==> flow/design.v (excerpt) <==
module MAC_Unit #(parameter WIDTH=32) (
    input logic clk,
    input logic reset,
    input  logic [WIDTH-1:0] a,
    input  logic [WIDTH-1:0] b,
    output logic [WIDTH*2-1:0] result
);
    logic [WIDTH-1:0] a_reg, b_reg;
    logic [WIDTH*2-1:0] mult_result;  
    always_ff@(posedge clk or posedge reset) begin
        if (reset) begin
            a_reg <= '0;
            b_reg <= '0;
            mult_result <= '0;
            result <= '0;
        end else begin
            a_reg <= a;
            b_reg <= b;
            mult_result <= a_reg * b_reg;  
            result <= mult_result + result;  
        end 
    end
endmodule
export LEC_CHECK = 0
export ABC_AREA = 0
export CAP_MARGIN = 20
export CORE_MARGIN = 2
export CORE_UTILIZATION = 72
export CTS_CLUSTER_DIAMETER = 376
export CTS_CLUSTER_SIZE = 10
export HOLD_SLACK_MARGIN = -0.08
export SLEW_MARGIN = 20
export TNS_END_PERCENT = 5
create_clock -name core_clock -period 4.88 [get_ports {clk}]
run.sh (not shown) runs the stock make flow with config.mk's settings and CLKGATE_MAP_FILE=.
The starting point completed, yet does not pass: setup timing.
Change:
--- a/flow/config.mk
+++ b/flow/config.mk
@@ -8 +7,0 @@
-export ABC_AREA = 0
@@ -11,4 +10 @@
-export CORE_UTILIZATION = 72
-export CTS_CLUSTER_DIAMETER = 376
-export CTS_CLUSTER_SIZE = 10
-export HOLD_SLACK_MARGIN = -0.08
+export CORE_UTILIZATION = 40
@@ -16 +11,0 @@
-export TNS_END_PERCENT = 5
==> flow/constraint.sdc (replaced) <==
create_clock -name core_clock -period 9.0 [get_ports {clk}]
set_input_delay 1.8000 -clock core_clock [delete_from_list [all_inputs] [get_ports {clk}]]
set_output_delay 1.8000 -clock core_clock [all_outputs]
set_load 0.01 [all_outputs]
Result: With this change the flow finished with timing, DRC and antenna clean; worst setup slack improved by 2.9 ns; routed wire length grows by about 4.3%; clock-buffer cell count grows by 1; final area shrinks by 5.8%; global-route usage shrinks by 17 points.
Change:
--- a/flow/config.mk
+++ b/flow/config.mk
@@ -7,0 +8 @@
+export ABC_AREA = 1
@@ -10,0 +12,3 @@
+export CTS_CLUSTER_DIAMETER = 383
+export CTS_CLUSTER_SIZE = 31
+export MAX_ROUTING_LAYER = met4
Worst hold slack got worse by 0.0087 ns. Non-clock buffer count drops by 47. Design area rose by 11%. Routed wire length is higher by 21%. Synthesized cell count goes up by 47%.
Change:
--- a/flow/config.mk
+++ b/flow/config.mk
@@ -8 +8 @@
-export ABC_AREA = 1
+export ABC_AREA = 0
@@ -10,4 +10,5 @@
-export CORE_MARGIN = 2
-export CORE_UTILIZATION = 40
-export CTS_CLUSTER_DIAMETER = 383
-export CTS_CLUSTER_SIZE = 31
+export CORE_ASPECT_RATIO = 0.5
+export CORE_MARGIN = 7
+export CORE_UTILIZATION = 64
+export CTS_CLUSTER_DIAMETER = 258
+export CTS_CLUSTER_SIZE = 98
@@ -14,0 +16 @@
+export PLACE_DENSITY = 0.42
@@ -15,0 +18 @@
+export TNS_END_PERCENT = 30
Result:
- The changed run went through all stages and came out clean
- design area decreases by roughly a tenth
- wire length decreases by about a fifth
- setup slack degrades by 0.83 ns
- via count decreases by about a fifth
- utilization increases by 26 points
- synthesized cell count decreases by a quarter to a third
- register-to-register slack degrades by 0.83 ns
- fmax decreases by roughly a tenth
- area after synthesis decreases by roughly a tenth
- final cell count decreases by a quarter to a third

MAC_Unit again, from the RTL that the note above started with.
export LEC_CHECK = 0
export CAP_MARGIN = 40
export CORE_MARGIN = 2
export CORE_UTILIZATION = 72
export CTS_CLUSTER_SIZE = 42
export HOLD_SLACK_MARGIN = 0.27
export PLACE_DENSITY_LB_ADDON = 0.01
export SETUP_SLACK_MARGIN = 2.07
export SLEW_MARGIN = 20
create_clock -name core_clock -period 7.29 [get_ports {clk}]
The first run produced a layout that fails on negative setup slack.
==> next run, changes <==
Settings changed: CAP_MARGIN 40 to 20, CORE_UTILIZATION 72 to 18, CTS_CLUSTER_SIZE 42 to unset, HOLD_SLACK_MARGIN 0.27 to unset, PLACE_DENSITY_LB_ADDON 0.01 to unset, SETUP_SLACK_MARGIN 2.07 to unset.
Clock period 7.29 ns to 8.79 ns, I/O delays scaled along.
What happened:
- This time the run passed the timing, DRC and antenna checks
- maximum frequency shrinks by about 9%
- synthesized area stays the same
- final area shrinks by 3.0%
- sequential cell count is unchanged
- clock skew climbs by 7.8 ps
- routed wire length hardly moves
- sequential share of layout area came out higher by 0.27 points
- register-to-register slack gets better by 750 ps
- worst setup slack improved by 750 ps
- synthesized cell count does not change
==> next run, changes <==
Settings changed: CAP_MARGIN 20 to 30, CORE_UTILIZATION 18 to 72, PLACE_DENSITY_LB_ADDON set to 0.01, SETUP_SLACK_MARGIN set to 0.61.
Clock period 8.79 ns to 7.36 ns, I/O delays scaled along.
What happened:
- The changed run finished but failed the layout checks on negative setup slack
- worst setup slack is worse by 660 ps
- cell count shrinks by about 27%
- global-route usage grows by 30 points
- cell area grows by 1.9%
- count of clock-buffer cells in the layout grows by 1
- non-clock buffer count grows by 267
- register-to-register slack is worse by 660 ps
- via count grows by 7.8%
- maximum frequency grows by 10%
==> next run, changes <==
Settings changed: ABC_AREA set to 1, CAP_MARGIN 30 to 0, CTS_CLUSTER_DIAMETER set to 305, CTS_CLUSTER_SIZE set to 42, HOLD_SLACK_MARGIN set to 0.29, PLACE_DENSITY set to 0.64, PLACE_DENSITY_LB_ADDON 0.01 to unset, SETUP_SLACK_MARGIN 0.61 to unset.
Clock period 7.36 ns to 6.46 ns, I/O delays scaled along.
The changed run finished but fails on negative setup slack.
Wire length goes up by 30%.
Cell area goes up by 12%.
Clock skew goes up by 6.6 ps.
==> next run, changes <==
Settings changed: ABC_AREA 1 to unset, CAP_MARGIN 0 to 20, CTS_CLUSTER_DIAMETER 305 to unset, CTS_CLUSTER_SIZE 42 to 15, HOLD_SLACK_MARGIN 0.29 to unset, PLACE_DENSITY 0.64 to unset, SETUP_SLACK_MARGIN set to -0.43.
Clock period 6.46 ns to 7.36 ns, I/O delays scaled along.
Outcome: The changed run finished with negative setup slack left. Flip-flop count does not change. Setup slack is worse by 56 ps.
==> next run, changes <==
Settings changed: CTS_CLUSTER_SIZE 15 to unset, PLACE_DENSITY_LB_ADDON set to 0.26, SETUP_SLACK_MARGIN -0.43 to unset.
The changed run finished but failed the layout checks on negative setup slack.
Hold slack loses 6.1 ps.
Non-clock buffer count rises by 22.
Via count rises by 4.8%.
First-iteration DRC count rises by 18%.
Fmax falls by 6.0%.
